==> 12-27: inputs <==
Design emaxi, start of the top module:
module emaxi( 
   wr_wait, rd_wait, rr_access, rr_packet, m_axi_awid, m_axi_awaddr,
   m_axi_awlen, m_axi_awsize, m_axi_awburst, m_axi_awlock,
   m_axi_awcache, m_axi_awprot, m_axi_awqos, m_axi_awvalid, m_axi_wid,
   m_axi_wdata, m_axi_wstrb, m_axi_wlast, m_axi_wvalid, m_axi_bready,
   m_axi_arid, m_axi_araddr, m_axi_arlen, m_axi_arsize, m_axi_arburst,
   m_axi_arlock, m_axi_arcache, m_axi_arprot, m_axi_arqos,
   m_axi_arvalid, m_axi_rready,
   wr_access, wr_packet, rd_access, rd_packet, rr_wait, m_axi_aclk,
   m_axi_aresetn, m_axi_awready, m_axi_wready, m_axi_bid, m_axi_bresp,
   m_axi_bvalid, m_axi_arready, m_axi_rid, m_axi_rdata, m_axi_rresp,
   m_axi_rlast, m_axi_rvalid
   );
==> flow/config.mk <==
export PLATFORM = sky130hd
export DESIGN_NAME = emaxi
export DESIGN_NICKNAME = emaxi
export VERILOG_FILES = /design/flow/design.v
export SDC_FILE = /design/flow/constraint.sdc
export NUM_CORES = 4
export LEC_CHECK = 0
export CAP_MARGIN = 20
export CELL_PAD_IN_SITES_DETAIL_PLACEMENT = 1
export CELL_PAD_IN_SITES_GLOBAL_PLACEMENT = 1
export CORE_MARGIN = 2
export CORE_UTILIZATION = 40
export CTS_CLUSTER_DIAMETER = 228
export HOLD_SLACK_MARGIN = 0.2
export MAX_ROUTING_LAYER = met4
export PLACE_DENSITY_LB_ADDON = 0.05
export SLEW_MARGIN = 20
==> flow/constraint.sdc <==
create_clock -name core_clock -period 5.34 [get_ports {m_axi_aclk}]
set_input_delay 1.0680 -clock core_clock [delete_from_list [all_inputs] [get_ports {m_axi_aclk}]]
set_output_delay 1.0680 -clock core_clock [all_outputs]
set_load 0.01 [all_outputs]
run.sh (not shown) runs the stock make flow with config.mk's settings and CLKGATE_MAP_FILE=.
==> inputs of 06-24, as changes to 12-27 <==
Settings changed: ABC_AREA set to 1, CELL_PAD_IN_SITES_DETAIL_PLACEMENT 1 to not set, CELL_PAD_IN_SITES_GLOBAL_PLACEMENT 1 to not set, CORE_UTILIZATION 40 to 70, CTS_CLUSTER_DIAMETER 228 to not set, CTS_CLUSTER_SIZE set to 90, HOLD_SLACK_MARGIN 0.2 to not set, MAX_ROUTING_LAYER met4 to not set, PLACE_DENSITY_LB_ADDON 0.05 to not set.
==> flow/constraint.sdc (replaced) <==
create_clock -name core_clock -period 2.02 [get_ports {m_axi_aclk}]
set_input_delay 0.4040 -clock core_clock [delete_from_list [all_inputs] [get_ports {m_axi_aclk}]]
set_output_delay 0.4040 -clock core_clock [all_outputs]
set_load 0.01 [all_outputs]
==> inputs of 06-04, as changes to 12-27 <==
Settings changed: CELL_PAD_IN_SITES_DETAIL_PLACEMENT 1 to not set, CELL_PAD_IN_SITES_GLOBAL_PLACEMENT 1 to not set, CORE_UTILIZATION 40 to 70, CTS_CLUSTER_DIAMETER 228 to not set, CTS_CLUSTER_SIZE set to 42, HOLD_SLACK_MARGIN 0.2 to not set, MAX_ROUTING_LAYER met4 to not set, PLACE_DENSITY_LB_ADDON 0.05 to not set, SETUP_SLACK_MARGIN set to 0.54.
==> flow/constraint.sdc (replaced) <==
create_clock -name core_clock -period 2.07 [get_ports {m_axi_aclk}]
set_input_delay 0.4140 -clock core_clock [delete_from_list [all_inputs] [get_ports {m_axi_aclk}]]
set_output_delay 0.4140 -clock core_clock [all_outputs]
set_load 0.01 [all_outputs]
==> qor summary <==
quantity	12-27	06-04	06-24
Run status	finished clean	stopped before the end	finished with violations
Failing step	-	global routing (5_1_grt)	-
Reasons for failing layout checks	-	-	negative setup slack
Detailed router's first-iteration violation count	2883	-	10.4k
Share of total power in the clock network	33.2%	-	26.1%
Comb pwr	0.00961 W	-	0.0460 W
Pre-CTS setup slack	1220 ps	-402 ps	-492 ps
Layout filler cell count	16.1k	-	4270
Worst Hold Slack	300 ps	-	68.1 ps
Logic cell area	16900 um^2	-	20100 um^2
Critical-path maximum fanout	33	-	10
Sequential cell area share	61.0%	-	56.3%
Fraction of power spent switching nets	30.1%	-	37.4%
Number of cells in the finished layout apart from fillers	7052	-	8587
Die area	172000 um^2	98900 um^2	102000 um^2
Final core utilization	48.0%	-	88.5%
Number of placed cells counting well taps	6684	6034	8208

========
==> v28 <==
emaxi again, from the RTL that the note above started with.
==> flow/design.v (excerpt) <==
module emaxi( 
   wr_wait, rd_wait, rr_access, rr_packet, m_axi_awid, m_axi_awaddr,
   m_axi_awlen, m_axi_awsize, m_axi_awburst, m_axi_awlock,
   m_axi_awcache, m_axi_awprot, m_axi_awqos, m_axi_awvalid, m_axi_wid,
   m_axi_wdata, m_axi_wstrb, m_axi_wlast, m_axi_wvalid, m_axi_bready,
   m_axi_arid, m_axi_araddr, m_axi_arlen, m_axi_arsize, m_axi_arburst,
   m_axi_arlock, m_axi_arcache, m_axi_arprot, m_axi_arqos,
   m_axi_arvalid, m_axi_rready,
   wr_access, wr_packet, rd_access, rd_packet, rr_wait, m_axi_aclk,
   m_axi_aresetn, m_axi_awready, m_axi_wready, m_axi_bid, m_axi_bresp,
   m_axi_bvalid, m_axi_arready, m_axi_rid, m_axi_rdata, m_axi_rresp,
   m_axi_rlast, m_axi_rvalid
   );
export LEC_CHECK = 0
export CAP_MARGIN = 30
export CORE_MARGIN = 2
export CORE_UTILIZATION = 34
export CTS_CLUSTER_DIAMETER = 119
export GPL_TIMING_DRIVEN = 0
export MIN_ROUTING_LAYER = met2
export PLACE_DENSITY_LB_ADDON = 0.25
export SETUP_SLACK_MARGIN = -0.37
export SLEW_MARGIN = 20
export TNS_END_PERCENT = 35
create_clock -name core_clock -period 5.54 [get_ports {m_axi_aclk}]
==> v33 (differences from v28) <==
CAP_MARGIN = 20   (was 30)
CORE_UTILIZATION = 72   (was 34)
CTS_CLUSTER_DIAMETER = default   (was 119)
GPL_TIMING_DRIVEN = default   (was 0)
MIN_ROUTING_LAYER = default   (was met2)
PLACE_DENSITY = 0.35   (was default)
PLACE_DENSITY_LB_ADDON = default   (was 0.25)
SETUP_SLACK_MARGIN = 0.64   (was -0.37)
TNS_END_PERCENT = default   (was 35)
==> flow/constraint.sdc (replaced) <==
create_clock -name core_clock -period 2.22 [get_ports {m_axi_aclk}]
set_input_delay 0.4440 -clock core_clock [delete_from_list [all_inputs] [get_ports {m_axi_aclk}]]
set_output_delay 0.4440 -clock core_clock [all_outputs]
set_load 0.01 [all_outputs]
==> comparison <==
Between v28 and v33, the lower count of clock-buffer cells in the layout is in v33 (gap 36). Between v33 and v28, the lower wire length is in v28 (gap 12%, measured against v28). v33 produced a layout that fails on negative setup slack. v28 produced a clean layout. Of v33 and v28, v33 has the higher critical path depth (gap 3). Synthesized cell count is the same in v28 and v33. Against v33, the setup slack of v28 is better by 1.5 ns. Against v28, the clock power of v33 is higher by about 130%. Cell count: v33 is lower than v28 (18%). Sequential cell count is the same in v28 and v33. Final area: v28 is smaller than v33 (about 0.7%). In v33 the core utilization is higher than in v28, by 48 points.

========
==> run D: inputs <==
Starting RTL as in the previous note.
## emaxi
module emaxi( 
   wr_wait, rd_wait, rr_access, rr_packet, m_axi_awid, m_axi_awaddr,
   m_axi_awlen, m_axi_awsize, m_axi_awburst, m_axi_awlock,
   m_axi_awcache, m_axi_awprot, m_axi_awqos, m_axi_awvalid, m_axi_wid,
   m_axi_wdata, m_axi_wstrb, m_axi_wlast, m_axi_wvalid, m_axi_bready,
   m_axi_arid, m_axi_araddr, m_axi_arlen, m_axi_arsize, m_axi_arburst,
   m_axi_arlock, m_axi_arcache, m_axi_arprot, m_axi_arqos,
   m_axi_arvalid, m_axi_rready,
   wr_access, wr_packet, rd_access, rd_packet, rr_wait, m_axi_aclk,
   m_axi_aresetn, m_axi_awready, m_axi_wready, m_axi_bid, m_axi_bresp,
   m_axi_bvalid, m_axi_arready, m_axi_rid, m_axi_rdata, m_axi_rresp,
   m_axi_rlast, m_axi_rvalid
   );
   parameter M_IDW  = 12;
   parameter PW     = 104;
   parameter AW     = 32;
   parameter DW     = 32;
   input 	       wr_access;
   input [PW-1:0]      wr_packet;   
   output 	       wr_wait;
   input 	       rd_access;
   input [PW-1:0]      rd_packet;
   output 	       rd_wait;
   output 	       rr_access;
   output [PW-1:0]     rr_packet;
   input 	       rr_wait;
   input  	       m_axi_aclk;     
   input  	       m_axi_aresetn;  
   output [M_IDW-1:0]  m_axi_awid;     
   output [31 : 0]     m_axi_awaddr;   
   output [7 : 0]      m_axi_awlen;    
   output [2 : 0]      m_axi_awsize;   
   output [1 : 0]      m_axi_awburst;  
   output              m_axi_awlock;   
   output [3 : 0]      m_axi_awcache;  
   output [2 : 0]      m_axi_awprot;   
   output [3 : 0]      m_axi_awqos;    
   output 	       m_axi_awvalid;  
   input 	       m_axi_awready;  
   output [M_IDW-1:0]  m_axi_wid;     
   output [63 : 0]     m_axi_wdata;    
   output [7 : 0]      m_axi_wstrb;    
   output 	       m_axi_wlast;    
   output 	       m_axi_wvalid;   
   input 	       m_axi_wready;   
  ...
clock: 5.0 ns
lec_check: 0
cap_margin: 20
core_margin: 2
core_utilization: 40
cts_cluster_diameter: 228
hold_slack_margin: -0.03
place_density_lb_addon: 0.05
slew_margin: 20
==> inputs of run G, as changes to run D <==
Settings changed: CORE_UTILIZATION 40 to 66, CTS_CLUSTER_DIAMETER 228 to default, HOLD_SLACK_MARGIN -0.03 to default, PLACE_DENSITY_LB_ADDON 0.05 to default, SETUP_SLACK_MARGIN from default to -0.01.
==> flow/constraint.sdc (replaced) <==
create_clock -name core_clock -period 4.43 [get_ports {m_axi_aclk}]
set_input_delay 0.8860 -clock core_clock [delete_from_list [all_inputs] [get_ports {m_axi_aclk}]]
set_output_delay 0.8860 -clock core_clock [all_outputs]
set_load 0.01 [all_outputs]
==> inputs of run Y, as changes to run D <==
Settings changed: ABC_AREA from default to 1, CORE_UTILIZATION 40 to 66, CTS_CLUSTER_DIAMETER 228 to default, HOLD_SLACK_MARGIN -0.03 to default, PLACE_DENSITY_LB_ADDON 0.05 to default, SETUP_SLACK_MARGIN from default to 0.94.
==> flow/constraint.sdc (replaced) <==
create_clock -name core_clock -period 5.04 [get_ports {m_axi_aclk}]
set_input_delay 1.0080 -clock core_clock [delete_from_list [all_inputs] [get_ports {m_axi_aclk}]]
set_output_delay 1.0080 -clock core_clock [all_outputs]
set_load 0.01 [all_outputs]
==> results <==
|  | run G | run D | run Y |
|---|---|---|---|
| Yosys-reported design area after synthesis | 67500 um2 | 67500 um2 | 69800 um2 |
| Pin count of the biggest net entering global routing | 94 | 131 | 234 |
| Filler instances | 5940 | 14300 | 6787 |
| Status | timing/DRC/antenna clean | timing/DRC/antenna clean | timing/DRC/antenna clean |
| Global routing usage summed across all routing layers | 31.4% | 21.7% | 34.5% |
| Syn Inst Count | 4217 | 4217 | 6472 |
| Relative contribution of combinational cells to total power | 24.8% | 24.9% | 27.8% |
| Per-cell via count in the routed design | 6.24 | 5.36 | 5.95 |
| Total number of warnings across the stage logs | 104 | 105 | 126 |
| Hold slack | 0.312 ns | 0.309 ns | 0.327 ns |
| Worst Setup Slack post-DPL | 0.815 ns | 0.963 ns | 0.818 ns |
| Cell total in the yosys stat output | 4217 | 4217 | 6472 |
| # placed instances | 5860 | 6711 | 7994 |
| FF-to-FF End | fifo_async.mem.generic.memory_dp.rd_dout[7] | fifo_async.mem.generic.memory_dp.rd_dout[6] | fifo_async.mem.generic.memory_dp.rd_dout[34] |

========
==> run a <==
Starting RTL as in the previous note.
==> flow/design.v (excerpt) <==
module emaxi( 
   wr_wait, rd_wait, rr_access, rr_packet, m_axi_awid, m_axi_awaddr,
   m_axi_awlen, m_axi_awsize, m_axi_awburst, m_axi_awlock,
   m_axi_awcache, m_axi_awprot, m_axi_awqos, m_axi_awvalid, m_axi_wid,
   m_axi_wdata, m_axi_wstrb, m_axi_wlast, m_axi_wvalid, m_axi_bready,
   m_axi_arid, m_axi_araddr, m_axi_arlen, m_axi_arsize, m_axi_arburst,
   m_axi_arlock, m_axi_arcache, m_axi_arprot, m_axi_arqos,
   m_axi_arvalid, m_axi_rready,
   wr_access, wr_packet, rd_access, rd_packet, rr_wait, m_axi_aclk,
   m_axi_aresetn, m_axi_awready, m_axi_wready, m_axi_bid, m_axi_bresp,
   m_axi_bvalid, m_axi_arready, m_axi_rid, m_axi_rdata, m_axi_rresp,
   m_axi_rlast, m_axi_rvalid
   );
clock: 2.15 ns
lec_check: 0
cap_margin: 20
core_margin: 2
core_utilization: 50
cts_cluster_size: 98
slew_margin: 20
tns_end_percent: 10
==> run b (differences from run a) <==
- CORE_UTILIZATION: 50 -> 70
- CTS_CLUSTER_SIZE: 98 -> not set
- SETUP_SLACK_MARGIN: not set -> 0.5
- TNS_END_PERCENT: 10 -> not set
==> flow/constraint.sdc (replaced) <==
create_clock -name core_clock -period 2.06 [get_ports {m_axi_aclk}]
set_input_delay 0.4120 -clock core_clock [delete_from_list [all_inputs] [get_ports {m_axi_aclk}]]
set_output_delay 0.4120 -clock core_clock [all_outputs]
set_load 0.01 [all_outputs]
==> run c (differences from run a) <==
- ABC_AREA: not set -> 1
- CORE_UTILIZATION: 50 -> 72
- SETUP_SLACK_MARGIN: not set -> 0.23
- TNS_END_PERCENT: 10 -> not set
==> flow/constraint.sdc (replaced) <==
create_clock -name core_clock -period 2.09 [get_ports {m_axi_aclk}]
set_input_delay 0.4180 -clock core_clock [delete_from_list [all_inputs] [get_ports {m_axi_aclk}]]
set_output_delay 0.4180 -clock core_clock [all_outputs]
set_load 0.01 [all_outputs]
==> results <==
- Run b ran to the end with violations: setup timing. Run c produced a layout that fails on setup timing. Run a finished but failed the layout checks on setup timing.
- Final cell count, lowest first: run b, run a, run c.
- Of run c and run b, run c has the higher via count (gap 24%, measured against run b).
- Flip-flop count is the same in run b and run c.
- Between run b and run c, the lower sequential share of layout area is in run c (gap 0.52 points).
- Clock-buffer cell count: run a is higher than run c (35).
- In area after synthesis, run a and run b do not differ.
==> figures <==
| metric | run c | run b | run a |
|---|---|---|---|
| Post_cts resized | 378 | 1358 | 251 |
| Combinational share of cell area | 0.223 | 0.207 | 0.205 |
| Accumulated negative setup slack | -2070 ps | -15270 ps | -2490 ps |
| Adder-Cell Fraction of Synth Area | 0.00226 | 0.00248 | 0.00248 |
| Area of the mapped netlist | 69800 µm² | 67500 µm² | 67500 µm² |
| Cell depth of the worst flop-to-flop path | 10 | 8 | 8 |
| Simple-gate share of the synthesized area | 0.195 | 0.0501 | 0.0501 |
| Min setup slack post-route | -188 ps | -489 ps | -161 ps |
| Global Route Usage Sum | 0.443 | 0.399 | 0.258 |
| CP most frequent cell | - | buf_12 | buf_4 |
| Share of power burned in the clock network | 0.278 | 0.292 | 0.302 |
| Maximum number of pins on one net before global-route repair | 169 | 90 | 94 |
| Distinct cells, synth | 42 | 61 | 61 |
| Status | finished with violations | finished with violations | finished with violations |
| Reasons for failing layout checks | setup timing | setup timing | setup timing |

========
==> job 4955: inputs <==
emaxi again, from the RTL that the note above started with.
clock: 2.0 ns
lec_check: 0
cap_margin: 20
core_margin: 2
core_utilization: 72
cts_cluster_size: 58
place_density: 0.39
setup_slack_margin: -0.19
slew_margin: 20
==> job 5726: changes against job 4955 <==
- CORE_UTILIZATION: 72 -> 57
- CTS_CLUSTER_SIZE: 58 -> not set
- PLACE_DENSITY: 0.39 -> not set
- SETUP_SLACK_MARGIN: -0.19 -> not set
- TNS_END_PERCENT: not set -> 5
==> flow/constraint.sdc (replaced) <==
create_clock -name core_clock -period 4.17 [get_ports {m_axi_aclk}]
set_input_delay 0.8340 -clock core_clock [delete_from_list [all_inputs] [get_ports {m_axi_aclk}]]
set_output_delay 0.8340 -clock core_clock [all_outputs]
set_load 0.01 [all_outputs]
==> reports/results.tsv <==
stage	metric	value	unit
outcome	outcome	finished with violations	
outcome	so_faults	negative setup slack	
floorplanning	fp_util	72.5	%
timing	setup_viol	1573	
detailed_routing	wl_met2	111000	um
cells_and_area	seq-cell-share	57.8	%
global_route	grt_usage	46.0	%
cells_and_area	num-fill-cells	2974	
placement	post-place-ws	-0.438	ns
detailed_routing	diodes	22	
timing	fin_ws	-0.791	ns
That was job 4955.
==> reports/results.tsv <==
stage	metric	value	unit
detailed_routing	wl_met2	85000	um
worst_setup_path	cp.depth	2	
placement	post-place-ws	0.624	ns
detailed_routing	diodes	10	
global_route	grt_usage	28.3	%
global_route	use_met3	4.70	%
floorplanning	fp_util	57.3	%
cells_and_area	seq-cell-share	61.7	%
timing	setup_viol	0	
synth	ys_cells	4217	
floorplanning	die_x	348	um
worst_setup_path	critPathLaunchType	flop	
timing	fin_ws	0.977	ns
cells_and_area	comb_area	16900	sq um
outcome	outcome	timing/DRC/antenna clean	
cells_and_area	num-fill-cells	8100	
That was job 5726.
Power is estimated from default activity; no workload was simulated.
